Setup of v59:
## main
module main(clk, buttons, init_cells, leds, rgb, cols, rows);
parameter game_divider = 8;  
parameter display_divider = 2;  
parameter N = 8;  
parameter M = N + 2;  
initial if (N < 3) $error("N has to be >= 3 to make for interesting patterns.");
initial if (M !== (N+2)) $error("M must N+2=%d, not %d", N+2,M);  
input wire clk;
input wire [1:0] buttons;
logic rst; always_comb rst = buttons[0];  
input wire [N*N-1:0] init_cells;  
output logic [1:0] leds;
output logic [2:0] rgb;
output wire [N-1:0] cols;
output wire [N-1:0] rows;
logic [game_divider:0] game_counter;
logic [display_divider:0] display_counter;
logic rst_game; always_comb rst_game = buttons[0] | buttons[1];
logic step_game;
logic [$clog2(N):0] x;
wire [M*M-1:0] bordered_cells_q;  
wire [M*M-1:0] bordered_cells_d; 
logic [M*M-1:0] bordered_cells_0;  
logic [N*N-1:0] cells_q;  
logic [N*N-1:0] cells_0;  
always_comb begin : io_logic 
    leds[0] = buttons[0] ^ buttons[1];
    leds[1] = buttons[0] & buttons[1];
    rgb[0] = ~( buttons[0] & ~buttons[1]);
    rgb[1] = ~(~buttons[0] &  buttons[1]);
    rgb[2] = ~( buttons[0] &  buttons[1]);
end
led_array_driver #(.ROWS(N), .COLS(N), .N(N)) LED_DRIVER (
  .ena(1'b1),
  .cells(cells_q),
  .x(x),
  .rows(rows[N-1:0]),
  .cols(cols[N-1:0])
);
generate
  genvar r;
  for (r = 0; r < M; r = r + 1) begin : init_rows
    if ((r == 0) || (r == M-1)) begin : border_row
      always_comb bordered_cells_0[M*(r+1)-1:M*r] = 0;
    end else begin : inner_row
      always_comb bordered_cells_0[M*(r+1)-1:M*r] = {1'b0, init_cells[N*r-1:N*(r-1)], 1'b0};
    end
  end
endgenerate
function int cell_index(int i, int j);
  cell_index = M*j + i;
endfunction
generate
  genvar i;
  genvar j;
  for (i = 0; i < M; i = i + 1) begin : cells_x
    for (j = 0; j < M; j = j + 1) begin : cells_y
      if ( (i > 0) && (i < (M-1)) && (j > 0) && (j < (M-1)) ) begin
        conway_cell CELL(
          .clk(clk), .rst(rst_game), .ena(step_game),
          .neighbors({
            bordered_cells_q[cell_index(i-1, j-1)],
  ...
make LEC_CHECK=0 CAP_MARGIN=20 CELL_PAD_IN_SITES_GLOBAL_PLACEMENT=3 CORE_MARGIN=9 CORE_UTILIZATION=40 CTS_CLUSTER_DIAMETER=284 CTS_CLUSTER_SIZE=98 HOLD_SLACK_MARGIN=0.27 PLACE_DENSITY=0.6 SLEW_MARGIN=20 TNS_END_PERCENT=10 finish   # period 7.0 ns
run.sh (not shown) runs the stock make flow with config.mk's settings and CLKGATE_MAP_FILE=.
v59 ran to completion and came out clean on the timing, DRC and antenna checks.
What v6 does differently from v59 at the input level:
- swapping 9 for 2 in CORE_MARGIN
- swapping 284 for 379 in CTS_CLUSTER_DIAMETER
- putting CORE_ASPECT_RATIO at 1.19 where nothing was set
- putting ABC_AREA at 1 where nothing was set
- swapping 98 for 13 in CTS_CLUSTER_SIZE
- swapping 20 for 0 in SLEW_MARGIN
- swapping 10 for 15 in TNS_END_PERCENT
- putting PLACE_DENSITY_LB_ADDON at 0.03 where nothing was set
- swapping 3 for 2 in CELL_PAD_IN_SITES_GLOBAL_PLACEMENT
- clearing PLACE_DENSITY, which used to be 0.6
- putting SETUP_SLACK_MARGIN at 1.33 where nothing was set
- swapping 0.27 for -0.1 in HOLD_SLACK_MARGIN
## What came out
NOTE: first-iteration DRC count in v6 falls short of that of v59. Measured against each other, v6 and v59 differ in time the final worst path needs with I/O delays and setup, the lower figure coming from v6. v6 vs. v59: number of non-filler instances in the completed layout now larger, average instance area after synthesis now sits lower. Comparing v6 and v59, wire length is higher on v59. v59 → v6: smallest setup slack after layout climbed 0.19 ns; via count went up by 469.
Here is what was changed in the inputs of v24 compared with v6.
- clearing CTS_CLUSTER_DIAMETER, which used to be 379
- swapping 15 for 35 in TNS_END_PERCENT
- clearing HOLD_SLACK_MARGIN, which used to be -0.1
- clearing SETUP_SLACK_MARGIN, which used to be 1.33
- swapping 2 for 1 in CELL_PAD_IN_SITES_GLOBAL_PLACEMENT
- swapping 0 for 30 in SLEW_MARGIN
- swapping 2 for 8 in CORE_MARGIN
- putting GPL_TIMING_DRIVEN at 0 where nothing was set
- clearing CTS_CLUSTER_SIZE, which used to be 13
- clearing ABC_AREA, which used to be 1
- clearing PLACE_DENSITY_LB_ADDON, which used to be 0.03
==> comparison <==
On mean instance size in the synthesized netlist: between v6 and v24, it ends up lower for v6. Largest driver fanout on the critical path ended up 5 higher on v24 than on v6. The cell count after synthesis in v6 is 1.13 times that in v24. [v24] sequential portion of the cell area fell 0.37 points relative to v6.
The inputs of v11 differ from those of v24 as listed below.
- an added PLACE_DENSITY_LB_ADDON of 0.24
- a change of CAP_MARGIN from 20 to 25
- an added GPL_ROUTABILITY_DRIVEN of 0
- a change of CORE_MARGIN from 8 to 7
- a change of the clock period (ns, I/O delays scaled along) from 7.0 to 4.28
### Flow results
Between v11 and v24, it is v11 whose buffer and inverter count on the worst path is lower, by 1. Number of post-CTS setup repair buffers essentially unchanged between v11 and v24. v11 vs v24: total wire length down. Relative to v24, the non-clock buffer count of v11 is higher by 1. Post-route cell area essentially unchanged between v11 and v24. As far as combined area of all synthesized cells goes, v24 and v11 are indistinguishable; the numbers are identical. Lower share of the clock period used by the worst path goes to v24 over v11.
[inputs] v33 vs v11
- a change of CORE_MARGIN from 7 to 2
- a change of CORE_UTILIZATION from 40 to 65
- a deleted PLACE_DENSITY_LB_ADDON that had been 0.24
- a deleted CORE_ASPECT_RATIO that had been 1.19
- a deleted GPL_TIMING_DRIVEN that had been 0
- a deleted CELL_PAD_IN_SITES_GLOBAL_PLACEMENT that had been 1
- a deleted TNS_END_PERCENT that had been 35
- a deleted GPL_ROUTABILITY_DRIVEN that had been 0
- a change of SLEW_MARGIN from 30 to 20
- a change of CAP_MARGIN from 25 to 20
- a change of the clock period (ns, I/O delays scaled along) from 4.28 to 5.4
Status | v11 and v33 | clean
Any difference in total area of multi-input combinational cells between v33 and v11 is small enough to ignore.
Portion of netlist area occupied by mux cells: v11 vs v33 identical
Buffer share of cell area: lower on v33
Between v11 and v33, the amount of wire on met2 after detailed routing is higher for v11.
Edits applied to the flow inputs when going from v33 to v23:
- CORE_UTILIZATION now 40, was 65
- ABC_AREA now 1, previously not set
- PLACE_DENSITY now 0.6, previously not set
- the clock period (ns, I/O delays scaled along) now 7.65, was 5.4
==> comparison <==
v33 did not stop at any stage, and its layout met the timing, DRC and antenna checks. The flow did not stop early for v23: all stages ran, and the layout cleared the timing, DRC and antenna checks. Summary: post-route cell area, v23 worse than v33. v23 against v33: global-route wire length before repair went up by 7.0%; required time at the endpoint of the critical path went up by 1.80 ns; setup slack went up by 1.72 ns. In v23 the final cycle utilization of the critical path turned out 15 points lower than in v33.


Setup of JK:
main again, from the RTL that the note above started with.
Design main, start of the top module:
module main(clk, buttons, init_cells, leds, rgb, cols, rows);
parameter game_divider = 8;  
parameter display_divider = 2;  
parameter N = 8;  
parameter M = N + 2;  
initial if (N < 3) $error("N has to be >= 3 to make for interesting patterns.");
initial if (M !== (N+2)) $error("M must N+2=%d, not %d", N+2,M);  
input wire clk;
input wire [1:0] buttons;
logic rst; always_comb rst = buttons[0];  
input wire [N*N-1:0] init_cells;  
output logic [1:0] leds;
output logic [2:0] rgb;
output wire [N-1:0] cols;
output wire [N-1:0] rows;
logic [game_divider:0] game_counter;
logic [display_divider:0] display_counter;
logic rst_game; always_comb rst_game = buttons[0] | buttons[1];
logic step_game;
logic [$clog2(N):0] x;
wire [M*M-1:0] bordered_cells_q;  
wire [M*M-1:0] bordered_cells_d; 
logic [M*M-1:0] bordered_cells_0;  
logic [N*N-1:0] cells_q;  
logic [N*N-1:0] cells_0;  
always_comb begin : io_logic 
    leds[0] = buttons[0] ^ buttons[1];
    leds[1] = buttons[0] & buttons[1];
    rgb[0] = ~( buttons[0] & ~buttons[1]);
    rgb[1] = ~(~buttons[0] &  buttons[1]);
    rgb[2] = ~( buttons[0] &  buttons[1]);
end
led_array_driver #(.ROWS(N), .COLS(N), .N(N)) LED_DRIVER (
  .ena(1'b1),
  .cells(cells_q),
  .x(x),
  .rows(rows[N-1:0]),
  .cols(cols[N-1:0])
);
generate
  genvar r;
  for (r = 0; r < M; r = r + 1) begin : init_rows
    if ((r == 0) || (r == M-1)) begin : border_row
      always_comb bordered_cells_0[M*(r+1)-1:M*r] = 0;
    end else begin : inner_row
      always_comb bordered_cells_0[M*(r+1)-1:M*r] = {1'b0, init_cells[N*r-1:N*(r-1)], 1'b0};
    end
  end
endgenerate
function int cell_index(int i, int j);
  cell_index = M*j + i;
endfunction
generate
  genvar i;
  genvar j;
  for (i = 0; i < M; i = i + 1) begin : cells_x
    for (j = 0; j < M; j = j + 1) begin : cells_y
      if ( (i > 0) && (i < (M-1)) && (j > 0) && (j < (M-1)) ) begin
        conway_cell CELL(
          .clk(clk), .rst(rst_game), .ena(step_game),
          .neighbors({
            bordered_cells_q[cell_index(i-1, j-1)],
            bordered_cells_q[cell_index(i-1, j  )],
            bordered_cells_q[cell_index(i-1, j+1)],
            bordered_cells_q[cell_index(i  , j+1)],
  ...
==> flow/config.mk <==
export PLATFORM = sky130hd
export DESIGN_NAME = main
export DESIGN_NICKNAME = main
export VERILOG_FILES = /design/flow/design.v
export SDC_FILE = /design/flow/constraint.sdc
export NUM_CORES = 4
export LEC_CHECK = 0
export ABC_AREA = 1
export CAP_MARGIN = 20
export CORE_ASPECT_RATIO = 0.5
export CORE_MARGIN = 2
export CORE_UTILIZATION = 69
export CTS_CLUSTER_DIAMETER = 251
export CTS_CLUSTER_SIZE = 98
export PLACE_DENSITY = 0.36
export SETUP_SLACK_MARGIN = 0.22
export SLEW_MARGIN = 20
export TNS_END_PERCENT = 5
==> flow/constraint.sdc <==
create_clock -name core_clock -period 2.53 [get_ports {clk}]
set_input_delay 0.5060 -clock core_clock [delete_from_list [all_inputs] [get_ports {clk}]]
set_output_delay 0.5060 -clock core_clock [all_outputs]
set_load 0.01 [all_outputs]
JK completed end to end; final checks failed (setup timing).
> inputs changed (JK -> MS)
Settings: clearing CTS_CLUSTER_DIAMETER, which used to be 251; clearing ABC_AREA, which used to be 1; clearing CORE_ASPECT_RATIO, which used to be 0.5; clearing TNS_END_PERCENT, which used to be 5; clearing SETUP_SLACK_MARGIN, which used to be 0.22; swapping 69 for 70 in CORE_UTILIZATION; swapping 0.36 for 0.6 in PLACE_DENSITY; clearing CTS_CLUSTER_SIZE, which used to be 98; swapping 2.53 for 4.51 in the clock period (ns, I/O delays scaled along).
### Flow results
- Of JK and MS, only MS finishes the flow clean.
- Of the two values seen for startpoint of the worst setup timing path, x[2] was produced by MS and cells_x[6].cells_y[4].genblk1.CELL.state_q by JK.
- Required time reported for the critical path endpoint in MS vs JK: up 950 ps
- Overall track demand over capacity in global routing delta for MS relative to JK: 5.4 points lower
What AL does differently from MS at the input level:
Settings: CTS_CLUSTER_DIAMETER now 80, previously not set; CORE_UTILIZATION now 72, was 70; PLACE_DENSITY no longer set, was 0.6; the clock period (ns, I/O delays scaled along) now 3.24, was 4.51.
### Flow results
- Average via count per standard cell across MS and AL: no real change.
- Re clock tree buffer depth: no difference whatsoever between MS and AL.
- Relative to MS, mean routed wirelength per cell increased by 0.14 µm in AL.
- Post-route fraction of the period consumed by the critical path, MS and AL: higher on AL
- Summary: total wire length after detailed routing, AL worse than MS
- In AL, cell count is higher than in MS.
- Per the comparison of AL with MS, insertion delay at the late pin of the worst-skew pair shows no meaningful change, first-pass GRT wire length shows an increase of about 4%.
--- input diff AL..TR ---
Settings: setting CTS_CLUSTER_SIZE to 47 for the first time; setting SETUP_SLACK_MARGIN to 0.79 for the first time.
==> results <==
- Every run in TR and AL closed cleanly, with the single exception of TR.
- The log for TR ends in global routing with error DPL-0038, so the run never completed.
- Number of I/O port buffers came out exactly the same in TR and AL.
- Going from AL to TR, total of cells resized after clock tree synthesis grows by 327.
- Relative to AL, minimum setup slack after placement has increased by 98 ps in TR.
- Comparing TR against AL, there is no change at all in arithmetic-cell share of the synthesized area counting full adders, half adders and majority gates.
- From AL to TR the numbers moved as follows: synthesized area was more or less identical, post-synthesis chip area from yosys was more or less identical.
- Between TR and AL, final weighted congestion in routability-driven placement is higher for AL, TR comes in under that.
- As far as mean cell area of the mapped netlist goes, TR and AL are indistinguishable; the numbers are identical.
- In terms of post-detailed-placement cell area, TR and AL differ only marginally.
- AL -> TR: post-synthesis share of cell area spent on and-or and or-and gates delta 0, exact match
- Cell count after placement: higher on AL


main again, from the RTL that the note above started with.
export LEC_CHECK = 0
export ABC_AREA = 0
export CAP_MARGIN = 35
export CORE_MARGIN = 9
export CORE_UTILIZATION = 40
export GPL_TIMING_DRIVEN = 1
export PLACE_DENSITY = 0.6
export SETUP_SLACK_MARGIN = -0.22
export SLEW_MARGIN = 20
create_clock -name core_clock -period 7.65 [get_ports {clk}]
Rerun with:
ABC_AREA = unset   (was 0)
CAP_MARGIN = 20   (was 35)
CORE_MARGIN = 2   (was 9)
CORE_UTILIZATION = 65   (was 40)
GPL_TIMING_DRIVEN = unset   (was 1)
SETUP_SLACK_MARGIN = unset   (was -0.22)
clock period = 4.52 ns   (was 7.65 ns; I/O delays follow)
Result: Cell count came out lower by roughly a tenth; worst setup slack got worse by 2.0 ns; clock skew is about the same; via count rose slightly; worst hold slack degrades by 0.0055 ns; wire length shrinks by a little under a tenth.
Rerun with:
CORE_UTILIZATION = 66   (was 65)
clock period = 3.83 ns   (was 4.52 ns; I/O delays follow)
Result:
- flip-flop count is unchanged
- clock-buffer cell count is unchanged
- routed wire length is about the same
- final cell count barely changes
- hold slack improves by 0.0046 ns
- cell area barely changes


== v57 ==
Starting RTL as in the previous note.
clock: 2.94 ns
lec_check: 0
abc_area: 1
cap_margin: 20
core_margin: 2
core_utilization: 72
cts_cluster_diameter: 29
cts_cluster_size: 73
hold_slack_margin: 0.27
place_density_lb_addon: 0.02
setup_slack_margin: 0.57
slew_margin: 20
v57: it failed with a tool error in global routing (5_1_grt), so there are no final results.
Inputs modified between v57 and v55:
# v57
export LEC_CHECK = 0
export ABC_AREA = 1
export CAP_MARGIN = 20
export CORE_MARGIN = 2
export CORE_UTILIZATION = 72
export CTS_CLUSTER_DIAMETER = 29
export CTS_CLUSTER_SIZE = 73
export HOLD_SLACK_MARGIN = 0.27
export PLACE_DENSITY_LB_ADDON = 0.02
export SETUP_SLACK_MARGIN = 0.57
export SLEW_MARGIN = 20
create_clock -name core_clock -period 2.94 [get_ports {clk}]
# v55
export LEC_CHECK = 0
export CAP_MARGIN = 20
export CORE_MARGIN = 2
export CORE_UTILIZATION = 72
export CTS_CLUSTER_DIAMETER = 205
export PLACE_DENSITY_LB_ADDON = 0.03
export SLEW_MARGIN = 20
create_clock -name core_clock -period 4.52 [get_ports {clk}]
--- outcome ---
v55 | stages: all done | timing, DRC, antenna: all pass
Between v57 and v55, the difference in fraction of the yosys area taken by sequential cells is negligible.
Going from v57 to v55, the die area was enlarged.
The placement row count of v55 exceeds that of v57 by 2.2%.
Compare v57 and v55 | half-perimeter wire length after detailed placement higher: v57
Changes in v58 relative to v55:
# v55
export LEC_CHECK = 0
export CAP_MARGIN = 20
export CORE_MARGIN = 2
export CORE_UTILIZATION = 72
export CTS_CLUSTER_DIAMETER = 205
export PLACE_DENSITY_LB_ADDON = 0.03
export SLEW_MARGIN = 20
create_clock -name core_clock -period 4.52 [get_ports {clk}]
# v58
export LEC_CHECK = 0
export CAP_MARGIN = 20
export CORE_MARGIN = 2
export CORE_UTILIZATION = 72
export CTS_CLUSTER_SIZE = 41
export HOLD_SLACK_MARGIN = -0.08
export SLEW_MARGIN = 20
create_clock -name core_clock -period 2.62 [get_ports {clk}]
--- outcome ---
No final results exist for v58, since it was stopped by error DPL-0038 during global routing (5_1_grt). Both conditions hold for v55: the flow ran to the end and the final layout passed the timing, DRC and antenna checks. Between v55 and v58, the difference in die span in x is negligible. On area of placed instances: between v55 and v58, it ends up lower for v55. Count of instances resized after the clock tree is built (v58 over v55): increase, 230. Total die area came out exactly the same in v55 and v58. And-or/or-and share of the synthesized area: v55 vs v58 — no meaningful difference. Diff v58..v55 | total cells reported by yosys after synthesis | unchanged.
## Diff of input files: v2 against v58
# v58
export LEC_CHECK = 0
export CAP_MARGIN = 20
export CORE_MARGIN = 2
export CORE_UTILIZATION = 72
export CTS_CLUSTER_SIZE = 41
export HOLD_SLACK_MARGIN = -0.08
export SLEW_MARGIN = 20
create_clock -name core_clock -period 2.62 [get_ports {clk}]
# v2
export LEC_CHECK = 0
export CAP_MARGIN = 20
export CORE_MARGIN = 2
export CORE_UTILIZATION = 72
export CTS_CLUSTER_DIAMETER = 396
export CTS_CLUSTER_SIZE = 99
export PLACE_DENSITY = 0.6
export SLEW_MARGIN = 20
create_clock -name core_clock -period 6.46 [get_ports {clk}]
==> results <==
v2 finished every stage and its layout cleared the timing, DRC and antenna checks.
Diff v58 and v2: post-CTS setup buffer count lower in v2
Diff v2..v58 | post-synthesis instance area | unchanged
v2 ends up with a pre-CTS setup slack that is 2.42 ns higher than in v58.
Comparing total placed instance area for v58 and v2, the smaller number came from v2.
v2 vs v58: placed cell count down in v2
On estimated wirelength of the detail-placed design, the lower figure sits with v2, not v58.
Delta (v2 minus v58): post-synthesis cell type count shows no meaningful change, final weighted congestion of routability-driven global placement shows a reduction of 3.7%.
Going from v58 to v2, synthesized cell count ~0 delta; post-synthesis mux area share ~0 delta.
